== alpha ==
==> flow/design.v (excerpt) <==
module cu_engine (
    input  clk, nrst,
    input  [71:0] filter, 
    input  [23:0] data_in,
    input  [ 8:0] pe_en_ctrl,
    output [15:0] pe_out
);
Size in the first run: roughly 120 I/O pins, about 27000 um^2 of cells after synthesis.
==> flow/config.mk <==
export PLATFORM = sky130hd
export DESIGN_NAME = cu_engine
export DESIGN_NICKNAME = cu_engine
export VERILOG_FILES = /design/flow/design.v
export SDC_FILE = /design/flow/constraint.sdc
export NUM_CORES = 4
export LEC_CHECK = 0
export ABC_AREA = 0
export CAP_MARGIN = 0
export CELL_PAD_IN_SITES_DETAIL_PLACEMENT = 1
export CELL_PAD_IN_SITES_GLOBAL_PLACEMENT = 0
export CORE_MARGIN = 5
export CORE_UTILIZATION = 24
export CTS_CLUSTER_DIAMETER = 399
export GPL_ROUTABILITY_DRIVEN = 0
export HOLD_SLACK_MARGIN = 0.2
export MAX_ROUTING_LAYER = met4
export MIN_ROUTING_LAYER = met1
export PLACE_DENSITY = 0.58
export SETUP_SLACK_MARGIN = 2.18
export SLEW_MARGIN = 5
==> flow/constraint.sdc <==
create_clock -name core_clock -period 8.76 [get_ports {clk}]
set_input_delay 1.7520 -clock core_clock [delete_from_list [all_inputs] [get_ports {clk}]]
set_output_delay 1.7520 -clock core_clock [all_outputs]
set_load 0.01 [all_outputs]
run.sh (not shown) runs the stock make flow with config.mk's settings and CLKGATE_MAP_FILE=.
alpha finished all stages; the layout is clean.
Relative to alpha, the following input files were edited for beta:
==> flow/config.mk <==
export PLATFORM = sky130hd
export DESIGN_NAME = cu_engine
export DESIGN_NICKNAME = cu_engine
export VERILOG_FILES = /design/flow/design.v
export SDC_FILE = /design/flow/constraint.sdc
export NUM_CORES = 4
export LEC_CHECK = 0
export CAP_MARGIN = 20
export CORE_MARGIN = 2
export CORE_UTILIZATION = 40
export SLEW_MARGIN = 20
==> flow/constraint.sdc <==
create_clock -name core_clock -period 6.07 [get_ports {clk}]
set_input_delay 1.2140 -clock core_clock [delete_from_list [all_inputs] [get_ports {clk}]]
set_output_delay 1.2140 -clock core_clock [all_outputs]
set_load 0.01 [all_outputs]
### Flow results
Delta (beta minus alpha): via count -about 1.1%; final period utilization increased 22 points. Per the final summary, beta finished and its layout is clean on timing, DRC and antenna. The power of beta was inferior to that of alpha. | worst setup slack after layout | beta vs alpha | worse |. When the final numbers for beta and alpha were put side by side, the clock network fraction of total power turned out to be greater in beta. Core utilization delta for beta relative to alpha: 18 points higher. Row die size: beta lower / alpha higher.
Relative to beta, the following input files were edited for gamma:
==> flow/constraint.sdc <==
create_clock -name core_clock -period 6.2 [get_ports {clk}]
set_input_delay 1.2400 -clock core_clock [delete_from_list [all_inputs] [get_ports {clk}]]
set_output_delay 1.2400 -clock core_clock [all_outputs]
set_load 0.01 [all_outputs]
Notes after the runs:
- Reported for beta and gamma, yosys stat chip area turned out identical to the last digit.
- Summary of the comparison: power density relative to cell area is lower in gamma, relative to beta.
- gamma ended with less final period utilization than beta.
- beta and gamma all finish clean.
- Compared with beta, gamma shows cell area lower by 0.41%.
For delta, these inputs were changed with respect to gamma:
--- a/flow/config.mk
+++ b/flow/config.mk
@@ -10 +10,3 @@
-export CORE_UTILIZATION = 40
+export CORE_UTILIZATION = 66
+export CTS_CLUSTER_DIAMETER = 148
+export CTS_CLUSTER_SIZE = 98
--- outcome ---
Per the comparison of delta with gamma, yosys cell count neither gained nor lost much; fraction of the yosys area taken by sequential cells closely matched the old numbers; routed via count divided by cell count has increased; flop share of the area rose 0.20 points.
For epsilon, these inputs were changed with respect to delta:
--- a/flow/config.mk
+++ b/flow/config.mk
@@ -10,3 +10 @@
-export CORE_UTILIZATION = 66
-export CTS_CLUSTER_DIAMETER = 148
-export CTS_CLUSTER_SIZE = 98
+export CORE_UTILIZATION = 51
==> flow/constraint.sdc <==
create_clock -name core_clock -period 5.78 [get_ports {clk}]
set_input_delay 1.1560 -clock core_clock [delete_from_list [all_inputs] [get_ports {clk}]]
set_output_delay 1.1560 -clock core_clock [all_outputs]
set_load 0.01 [all_outputs]
## What came out
The flow for epsilon finished, though final verification flagged setup timing.
delta reached the end of the flow, and the finished layout is clean on the timing, design-rule and antenna checks.
epsilon has register-to-register slack below what delta had.
Changes observed in epsilon relative to delta: actual slew at the worst max-slew pin rose 0.021 ns, clock skew saw little to no change.

========
== the reference run ==
Starting RTL as in the previous note.
==> flow/config.mk <==
export PLATFORM = sky130hd
export DESIGN_NAME = cu_engine
export DESIGN_NICKNAME = cu_engine
export VERILOG_FILES = /design/flow/design.v
export SDC_FILE = /design/flow/constraint.sdc
export NUM_CORES = 4
export LEC_CHECK = 0
export ABC_AREA = 1
export CAP_MARGIN = 15
export CELL_PAD_IN_SITES_DETAIL_PLACEMENT = 0
export CELL_PAD_IN_SITES_GLOBAL_PLACEMENT = 3
export CORE_ASPECT_RATIO = 0.91
export CORE_MARGIN = 2
export CORE_UTILIZATION = 32
export CTS_CLUSTER_DIAMETER = 210
export GPL_ROUTABILITY_DRIVEN = 0
export GPL_TIMING_DRIVEN = 0
export MAX_ROUTING_LAYER = met4
export MIN_ROUTING_LAYER = met2
export SETUP_SLACK_MARGIN = 0.21
export SLEW_MARGIN = 20
export TNS_END_PERCENT = 60
==> flow/constraint.sdc <==
create_clock -name core_clock -period 10.6 [get_ports {clk}]
set_input_delay 2.1200 -clock core_clock [delete_from_list [all_inputs] [get_ports {clk}]]
set_output_delay 2.1200 -clock core_clock [all_outputs]
set_load 0.01 [all_outputs]
--- input diff the reference run..the trial run ---
- PLACE_DENSITY: unset -> 0.92
- TNS_END_PERCENT: 60 -> 15
- MAX_ROUTING_LAYER: met4 -> met5
- CTS_CLUSTER_SIZE: unset -> 98
- MIN_ROUTING_LAYER: met2 -> met1
- CTS_CLUSTER_DIAMETER: 210 -> 222
- CAP_MARGIN: 15 -> 20
- SLEW_MARGIN: 20 -> 0
- SETUP_SLACK_MARGIN: 0.21 -> -0.33
- the clock period (ns, I/O delays scaled along): 10.6 -> 3.55
Notes after the runs:
The trial run finished every stage; the final checks, however, were not passed, the failures being setup timing. Taking the reference run as the reference point, the logic area of the trial run rises by 5.7%. The trial run vs the reference run on number of non-clock buffers: the trial run is the higher one. Taking the reference run as the reference, in the trial run number of detailed-routing iterations run before antenna repair decreased by 3 relative to the old numbers, core utilization rose by 1.9 points. [compare] base=the reference run new=the trial run: fraction of area in clock buffers and inverters level; total power moved up; portion of total power attributed to combinational logic moved up.
Power figures rest on the tool's default switching activity, not on a simulated workload.
